## P
Design battleship, start of the top module:
module battleship(
input wire clk,
input wire rst,  
input wire ARDUINO_A0,    
input wire ARDUINO_A1,    
input wire ARDUINO_A2,    
input wire ARDUINO_A3,    
output reg ARDUINO_IO0,   
output reg ARDUINO_IO1,   
output reg ARDUINO_IO2,   
output reg ARDUINO_IO6,   
output reg ARDUINO_IO7,   
output reg ARDUINO_IO8,   
output reg ARDUINO_IO9,   
output reg ARDUINO_IO10,  
output reg ARDUINO_IO11,  
output reg ARDUINO_A4,  
output reg ARDUINO_A5,  
output reg PMOD1_D0_P,  
output reg PMOD1_D0_N,  
output reg PMOD1_D1_P,  
output reg PMOD1_D1_N,  
output reg PMOD1_D2_P,  
output reg PMOD1_D2_N,  
output reg PMOD2_D0_P,  
output reg PMOD2_D0_N,  
output reg PMOD2_D1_P,  
output reg PMOD2_D2_P,  
output reg PMOD2_D2_N,  
output reg PMOD2_D3_P,  
output reg ARDUINO_IO3,   
output reg ARDUINO_IO4,   
output reg ARDUINO_IO5    
);
Size: ~190 flip-flops, ~32 I/O pins, roughly 10000 µm² of cells after synthesis.
Settings: LEC_CHECK=0, ABC_AREA=1, CAP_MARGIN=35, CELL_PAD_IN_SITES_GLOBAL_PLACEMENT=2, CORE_ASPECT_RATIO=1.86, CORE_MARGIN=5, CORE_UTILIZATION=19, CTS_CLUSTER_SIZE=79, PLACE_DENSITY_LB_ADDON=0.18, SETUP_SLACK_MARGIN=0.36, SLEW_MARGIN=20, TNS_END_PERCENT=20; clock period 4.1 ns.
run.sh (not shown) runs the stock make flow with config.mk's settings and CLKGATE_MAP_FILE=.
Edits applied to the flow inputs when going from P to Q:
Settings: SETUP_SLACK_MARGIN: 0.36 -> unset; CAP_MARGIN: 35 -> 20; CTS_CLUSTER_SIZE: 79 -> unset; PLACE_DENSITY_LB_ADDON: 0.18 -> unset; CELL_PAD_IN_SITES_GLOBAL_PLACEMENT: 2 -> unset; CORE_ASPECT_RATIO: 1.86 -> unset; CORE_MARGIN: 5 -> 2; CORE_UTILIZATION: 19 -> 45; TNS_END_PERCENT: 20 -> unset; the clock period (ns, I/O delays scaled along): 4.1 -> 1.76.
Notes after the runs:
Area: Q vs P -> Q larger
Count of final setup violators for Q is higher than for P.
Q vs P — count of clock-buffer cells in the layout rose 3.
Higher critical path depth in cells was reported by P, not Q.
Diff P -> Q: via count went up 1875; count of buffer and inverter cells on the critical path went down 1.
Re via count of the first global-routing pass: Q and P aren't equal, and the lower value belongs to P.
From the logs: Q reached the end of the flow and failed the layout checks with negative setup slack.
Q leaves less setup margin than P.
Total design power: Q > P
The inputs of R differ from those of Q as listed below.
Settings: putting CTS_CLUSTER_DIAMETER at 400 where nothing was set; putting PLACE_DENSITY at 0.35 where nothing was set; swapping 45 for 65 in CORE_UTILIZATION; putting CTS_CLUSTER_SIZE at 99 where nothing was set; putting CORE_ASPECT_RATIO at 0.5 where nothing was set.
==> results <==
R reports a higher floorplan utilization than Q does. Q → R: simple-gate area share of the yosys netlist comparable; worst slack at placement dropped 0.032 ns. Weighted congestion at the end of routability-driven global placement for R is higher than for Q. R against Q; number of placed cells counting well taps is down by a few percent. HPWL reported at the end of detailed placement (lower): Q. R: aborted in 4_1_cts (tool error). Going from Q to R, core area shrank by 7100 µm²; horizontal die dimension increased by about 17% relative to the old numbers; total placed instance area shows a reduction of 2.4%. Floorplan check, R vs Q: die outline smaller in R.
Changes in S relative to R:
Settings: ABC_AREA no longer set, was 1; CTS_CLUSTER_SIZE no longer set, was 99; CORE_UTILIZATION now 69, was 65; PLACE_DENSITY no longer set, was 0.35; CTS_CLUSTER_DIAMETER no longer set, was 400; CORE_ASPECT_RATIO no longer set, was 0.5; the clock period (ns, I/O delays scaled along) now 3.41, was 1.76.
### Flow results
S went all the way through the flow, and no timing, DRC or antenna check failed.
In S relative to R, synthesized netlist net count had gone down by more than 10%.
The number of cells in the design after placement of S is lower than that of R.
From R to S the numbers moved as follows: post-synthesis instance area lower, die size lower, area share of and/or/nand/nor cells after synthesis lower, number of cells in Yosys stat lower.

before:
battleship again, from the RTL that the note above started with.
clock: 5.85 ns
lec_check: 0
abc_area: 1
cap_margin: 5
cell_pad_in_sites_detail_placement: 2
core_margin: 2
core_utilization: 52
cts_cluster_diameter: 63
cts_cluster_size: 45
gpl_timing_driven: 1
max_routing_layer: met4
min_routing_layer: met2
place_density_lb_addon: 0.24
setup_slack_margin: 1.26
slew_margin: 30
tns_end_percent: 50
before terminated abnormally: 3_5_place_dp reported DPL-0033.
Modified inputs, after compared to before
- PLACE_DENSITY_LB_ADDON no longer set, was 0.24
- GPL_TIMING_DRIVEN no longer set, was 1
- SLEW_MARGIN now 20, was 30
- CAP_MARGIN now 20, was 5
- TNS_END_PERCENT no longer set, was 50
- CORE_UTILIZATION now 64, was 52
- MIN_ROUTING_LAYER no longer set, was met2
- CELL_PAD_IN_SITES_DETAIL_PLACEMENT no longer set, was 2
- CTS_CLUSTER_DIAMETER no longer set, was 63
- MAX_ROUTING_LAYER no longer set, was met4
- CTS_CLUSTER_SIZE no longer set, was 45
- SETUP_SLACK_MARGIN no longer set, was 1.26
- the clock period (ns, I/O delays scaled along) now 2.91, was 5.85
## What came out
after had finished all stages when the layout checks came back failing, citing setup timing. Reported for after and before, number of synthesized register bits turned out identical to the last digit. Re area after synthesis: no difference whatsoever between before and after. Diff before -> after: pre-placement core utilization rose by 12 points, xor-xnor portion of the synthesized cell area held steady, die area decreased 18%, row count now smaller, area inside the core boundary went down 3600 um^2. Against before, after comes in 14 um lower on height of the die. Reported for after and before, yosys stat chip area turned out identical to the last digit. Relative to before, the width of the chip measured on after has decreased by a little under 10%.

== old ==
Starting RTL as in the previous note.
export LEC_CHECK = 0
export ABC_AREA = 1
export CAP_MARGIN = 5
export CELL_PAD_IN_SITES_GLOBAL_PLACEMENT = 2
export CORE_ASPECT_RATIO = 0.73
export CORE_MARGIN = 7
export CORE_UTILIZATION = 19
export CTS_CLUSTER_SIZE = 79
export PLACE_DENSITY_LB_ADDON = 0.25
export SETUP_SLACK_MARGIN = 0.36
export SLEW_MARGIN = 20
export TNS_END_PERCENT = 90
create_clock -name core_clock -period 6.47 [get_ports {clk}]
Setup changes, old to new
- PLACE_DENSITY_LB_ADDON no longer set, was 0.25
- TNS_END_PERCENT now 20, was 90
- CORE_MARGIN now 5, was 7
- SETUP_SLACK_MARGIN no longer set, was 0.36
- CAP_MARGIN now 20, was 5
- CORE_ASPECT_RATIO now 1.86, was 0.73
- the clock period (ns, I/O delays scaled along) now 4.1, was 6.47
Findings:
- new has completed all stages; timing, DRC and antenna checks passed.
- Delta (new minus old): shortest period the worst path allows now sits lower; sequential group power increased by 58% relative to the old numbers; maximum vdd ir drop moved up.
- Per the comparison of new with old, non-filler instance count after layout now sits higher, routed wire length now sits higher, overall via count from detail_route rose by about 1.7%.
- In terms of stage delay of the slowest cell on the critical path, old and new differ only marginally.
- new ended with more total power than old.
- new against old: footprint of the multi-input gates comparable; met3 routing resource usage after global routing now smaller.

== build 17 ==
Starting RTL as in the previous note.
clock: 5.85 ns
lec_check: 0
abc_area: 1
cap_margin: 40
cell_pad_in_sites_detail_placement: 2
core_margin: 6
core_utilization: 52
cts_cluster_diameter: 63
cts_cluster_size: 45
gpl_routability_driven: 0
gpl_timing_driven: 1
max_routing_layer: met4
min_routing_layer: met2
place_density_lb_addon: 0.24
setup_slack_margin: 1.55
slew_margin: 30
tns_end_percent: 50
Build 17 terminated abnormally: detailed placement (3_5_place_dp) reported DPL-0033.
--- input diff build 17..build 56 ---
- SLEW_MARGIN changed from 30 to 20
- MIN_ROUTING_LAYER removed (was met2)
- CELL_PAD_IN_SITES_DETAIL_PLACEMENT removed (was 2)
- CTS_CLUSTER_SIZE removed (was 45)
- CORE_MARGIN changed from 6 to 2
- MAX_ROUTING_LAYER removed (was met4)
- CORE_UTILIZATION changed from 52 to 70
- GPL_ROUTABILITY_DRIVEN removed (was 0)
- SETUP_SLACK_MARGIN removed (was 1.55)
- TNS_END_PERCENT removed (was 50)
- PLACE_DENSITY_LB_ADDON removed (was 0.24)
- GPL_TIMING_DRIVEN removed (was 1)
- CTS_CLUSTER_DIAMETER removed (was 63)
- CAP_MARGIN changed from 40 to 35
- the clock period (ns, I/O delays scaled along) changed from 5.85 to 2.63
Status(build 17) = ERROR, stage = detailed placement (3_5_place_dp)
Build 56 finished every stage; the final checks, however, were not passed, the failures being negative setup slack.
Post-synthesis simple-gate area fraction came out exactly the same in build 17 and build 56.
On die boundary height, the lower figure sits with build 56, not build 17.
As far as flip-flop and latch count after synthesis goes, build 56 and build 17 are indistinguishable; the numbers are identical.
Re area after synthesis: no difference whatsoever between build 17 and build 56.
The following lists how build 6 was set up differently from build 56:
- CORE_UTILIZATION now 40, was 70
- ABC_AREA no longer set, was 1
- CAP_MARGIN now 20, was 35
- the clock period (ns, I/O delays scaled along) now 5.0, was 2.63
Results
Detailed-placement wirelength estimate improves in build 6 relative to build 56.
Compared to build 56, build 6 has area of the die 60% higher.
Build 6 vs build 56: post-detailed-routing wire length down by more than 10%
Of build 56 and build 6, just one finished clean: build 6.
Build 56: all stages done; final checks FAILED (negative setup slack).
Build 6 vs. build 56: count of final setup violators went down by 64.
Against build 56, build 6 comes in 2.9 points higher on proportion of synthesized chip area in sequential cells.
### build 6 -> build 73
- CTS_CLUSTER_SIZE newly set to 98
- CORE_ASPECT_RATIO newly set to 0.5
- GPL_ROUTABILITY_DRIVEN newly set to 0
- TNS_END_PERCENT newly set to 55
- CTS_CLUSTER_DIAMETER newly set to 329
- PLACE_DENSITY newly set to 0.47
Results
- Diff build 6 -> build 73: clock buffer count went up 1, post-route total power climbed about 2.8%, met1 routing resource usage after global routing higher, detailed placer's ending HPWL grew by 12%.
- After detailed routing, build 6 needs less wire than build 73.
- Looking only at wire length on met1, and setting everything else aside, the lower value of build 6 and build 73 goes to build 6.
- | count of standard-cell rows | lower: build 73 |
- Relative to build 6, the synthesis-to-finish area growth of build 73 is higher by 0.38 points.

job 8045:
battleship again, from the RTL that the note above started with.
clock: 3.04 ns
lec_check: 0
abc_area: 1
cap_margin: 20
core_aspect_ratio: 1.46
core_margin: 2
core_utilization: 72
cts_cluster_size: 10
setup_slack_margin: 0.69
slew_margin: 20
Ran to the end and failed final checks on negative setup slack: job 8045.
--- input diff job 8045..job 5016 ---
Settings: CTS_CLUSTER_DIAMETER: unset -> 393; CTS_CLUSTER_SIZE: 10 -> 98; SETUP_SLACK_MARGIN: 0.69 -> unset; CORE_ASPECT_RATIO: 1.46 -> unset; the clock period (ns, I/O delays scaled along): 3.04 -> 2.91.
Job 5016 finished every stage; the final checks, however, were not passed, the failures being negative setup slack.
Job 5016 improves on job 8045 in max-slew headroom at the worst pin.
Relative to job 8045, the global-route track usage on met2 of job 5016 is lower by 2.8 points.
The core of job 5016 is less densely filled than that of job 8045.
Job 5016 ended up with fewer standard cells than job 8045.
Critical path depth sits lower in job 5016 than in job 8045.
Global-route wire length before repair (job 5016 vs. job 8045) decreases by a few percent
For job 5456, these inputs were changed with respect to job 5016:
Settings: CORE_UTILIZATION changed from 72 to 64; CTS_CLUSTER_SIZE removed (was 98); CTS_CLUSTER_DIAMETER removed (was 393); the clock period (ns, I/O delays scaled along) changed from 2.91 to 3.28.
Results
Cmp job 5016 and job 5456 / worst hold slack / lower: job 5016. Transition time at the pin with the least slew margin, job 5016 and job 5456: lower on job 5456. In job 5016 the implementation completed, yet the final layout does not meet the checks, the culprit being negative setup slack. Job 5456 finished every stage and its layout cleared the timing, DRC and antenna checks. Sort job 5016 and job 5456 by fraction of the cycle the final worst path needs, descending, and job 5016 comes first. Non-clock buffer total of the final layout, job 5016 and job 5456: larger value in job 5016. Job 5456 vs job 5016: post-detailed-routing wire length down by more than 10%.
Modified inputs, job 2877 compared to job 5456
Settings: CORE_UTILIZATION changed from 64 to 72; the clock period (ns, I/O delays scaled along) changed from 3.28 to 4.21.
Notes after the runs:
From job 5456 to job 2877 the numbers moved as follows: fmax fell about 17%, register-to-register slack rose 330 ps, switching share of power about even, end-of-flow core utilization rose 8.8 points, clock buffer and inverter area fraction after layout rose 0.56 points.
Of job 2877 and job 5456, the run reporting the lower met3 track demand over resource in global routing was job 5456.
Job 2877 vs job 5456: share of the clock period used by the worst path after layout down in job 2877
Job 2877 vs. job 5456: power per cell area went down by 18%.
Relative to job 5456, the routed wire length of job 2877 is higher by 700 µm.
Number of stages on the worst setup path was higher in job 5456 than in job 2877.
#### Input delta (job 2027 over job 2877)
Settings: CORE_UTILIZATION now 63, was 72; the clock period (ns, I/O delays scaled along) now 3.28, was 4.21.
### Flow results
Sequential fraction of total cell area: job 2027 vs job 2877 down 0.47 points. Placed instance area up about 1.1% in job 2027 wrt job 2877. Diff job 2027..job 2877 | source-to-sink clock delay at the later pin of the worst-skew pair | negligible. Instance count on the critical path (job 2027 over job 2877): decrease, 2. Looking at multi-input gate area in the final layout, job 2027 sits 0.86% above job 2877. [compare] base=job 2877 new=job 2027: post-route core utilization down 9.3 points, final critical-path required period dropped 550 ps.
diff inputs: job 2027 => job 2462
Settings: a change of CORE_UTILIZATION from 63 to 32; a deleted ABC_AREA that had been 1; a change of the clock period (ns, I/O delays scaled along) from 3.28 to 5.26.
Looking at job 2462 and job 2027, the clock latency of the later-clocked register in the worst-skew pair is a wash.
Job 2027 -> job 2462: gate count of the mapped netlist decreased by more than 10%
met2 track demand over resource on job 2462 is down relative to job 2027.
Timing, DRC, antenna: 0 failures across job 2462 and job 2027
Side by side, summed standard-cell area reported by yosys turned out lower in job 2462 than in job 2027.
Area of the core: job 2462 vs job 2027 up 14000 µm²
Compared to job 2027, job 2462 was floorplanned on a bigger die.
Delta(leakage component of the power, job 2462 - job 2027) < 0

Setup of run A:
Starting RTL as in the previous note.
Settings: LEC_CHECK=0, CAP_MARGIN=0, CORE_MARGIN=2, CORE_UTILIZATION=72, CTS_CLUSTER_DIAMETER=361, CTS_CLUSTER_SIZE=36, MAX_ROUTING_LAYER=met4, PLACE_DENSITY=0.41, SLEW_MARGIN=20; clock period 4.12 ns.
--- input diff run A..run B ---
- an added ABC_AREA of 1
- an added CORE_ASPECT_RATIO of 0.82
- a change of the clock period (ns, I/O delays scaled along) from 4.12 to 3.42
Findings:
Looking at library cell contributing the largest single delay on the critical path, the sky130_fd_sc_hd__fa_1 result is from run B; the sky130_fd_sc_hd__dfxtp_1 one comes from run A.
| combinational gate area | run B vs run A | about 0.7% higher |
Post-detailed-routing wire length on run B is behind run A.
Re detailed-routing wirelength on met1: run A was lower than run B.
Run B vs. run A: number of search-and-repair iterations in the first detailed-routing pass went down 1; minimum setup slack in the final design picked up an extra 0.084 ns; yosys cell count increased by about 30% relative to the old numbers; synthesized netlist cell count saw an increase.
The post-route total power reported for run B is greater than that of run A by about 25%.
Summary: finished layout cell area, run B worse than run A
Run B ended with more combinational fraction of design power than run A.
When the final numbers for run B and run A were put side by side, the maximum frequency turned out to be greater in run B.
Input-level comparison between run C and run B:
- TNS_END_PERCENT newly set to 75
- PLACE_DENSITY removed (was 0.41)
- CORE_ASPECT_RATIO removed (was 0.82)
- CAP_MARGIN changed from 0 to 20
- CORE_UTILIZATION changed from 72 to 71
- PLACE_DENSITY_LB_ADDON newly set to 0.16
- the clock period (ns, I/O delays scaled along) changed from 3.42 to 2.82
[summary]
Across run B and run C, a clean result was obtained everywhere but in run C.
The via count reported for run C is higher than the one for run B.
Status: clock skew parity (run B, run C)
Looking at total of endpoints with negative setup slack in the final report, run C sits 34 higher than run B does.
Going from run B to run C, clock sink count roughly the same; combinational share of power higher; total negative slack lower; sequential share of layout area lower.
### run C -> run D
- TNS_END_PERCENT: 75 -> unset
- MAX_ROUTING_LAYER: met4 -> unset
- CTS_CLUSTER_SIZE: 36 -> 98
- CORE_UTILIZATION: 71 -> 65
- PLACE_DENSITY_LB_ADDON: 0.16 -> unset
- CTS_CLUSTER_DIAMETER: 361 -> unset
Results
- FAIL for each of run D and run C
- Finished, but not clean: run C, with negative setup slack.
- On routed wire length, run C loses to run D.
- Run D vs. run C: final hold slack decreased by 0.023 ns relative to the old numbers, cell depth of the worst flop-to-flop path decreased by 4 relative to the old numbers, switching power share of the total climbed 0.49 points, overall power after layout increased about 5.5%, sequential cell area saw little to no change.
Power is estimated from default activity; no workload was simulated.
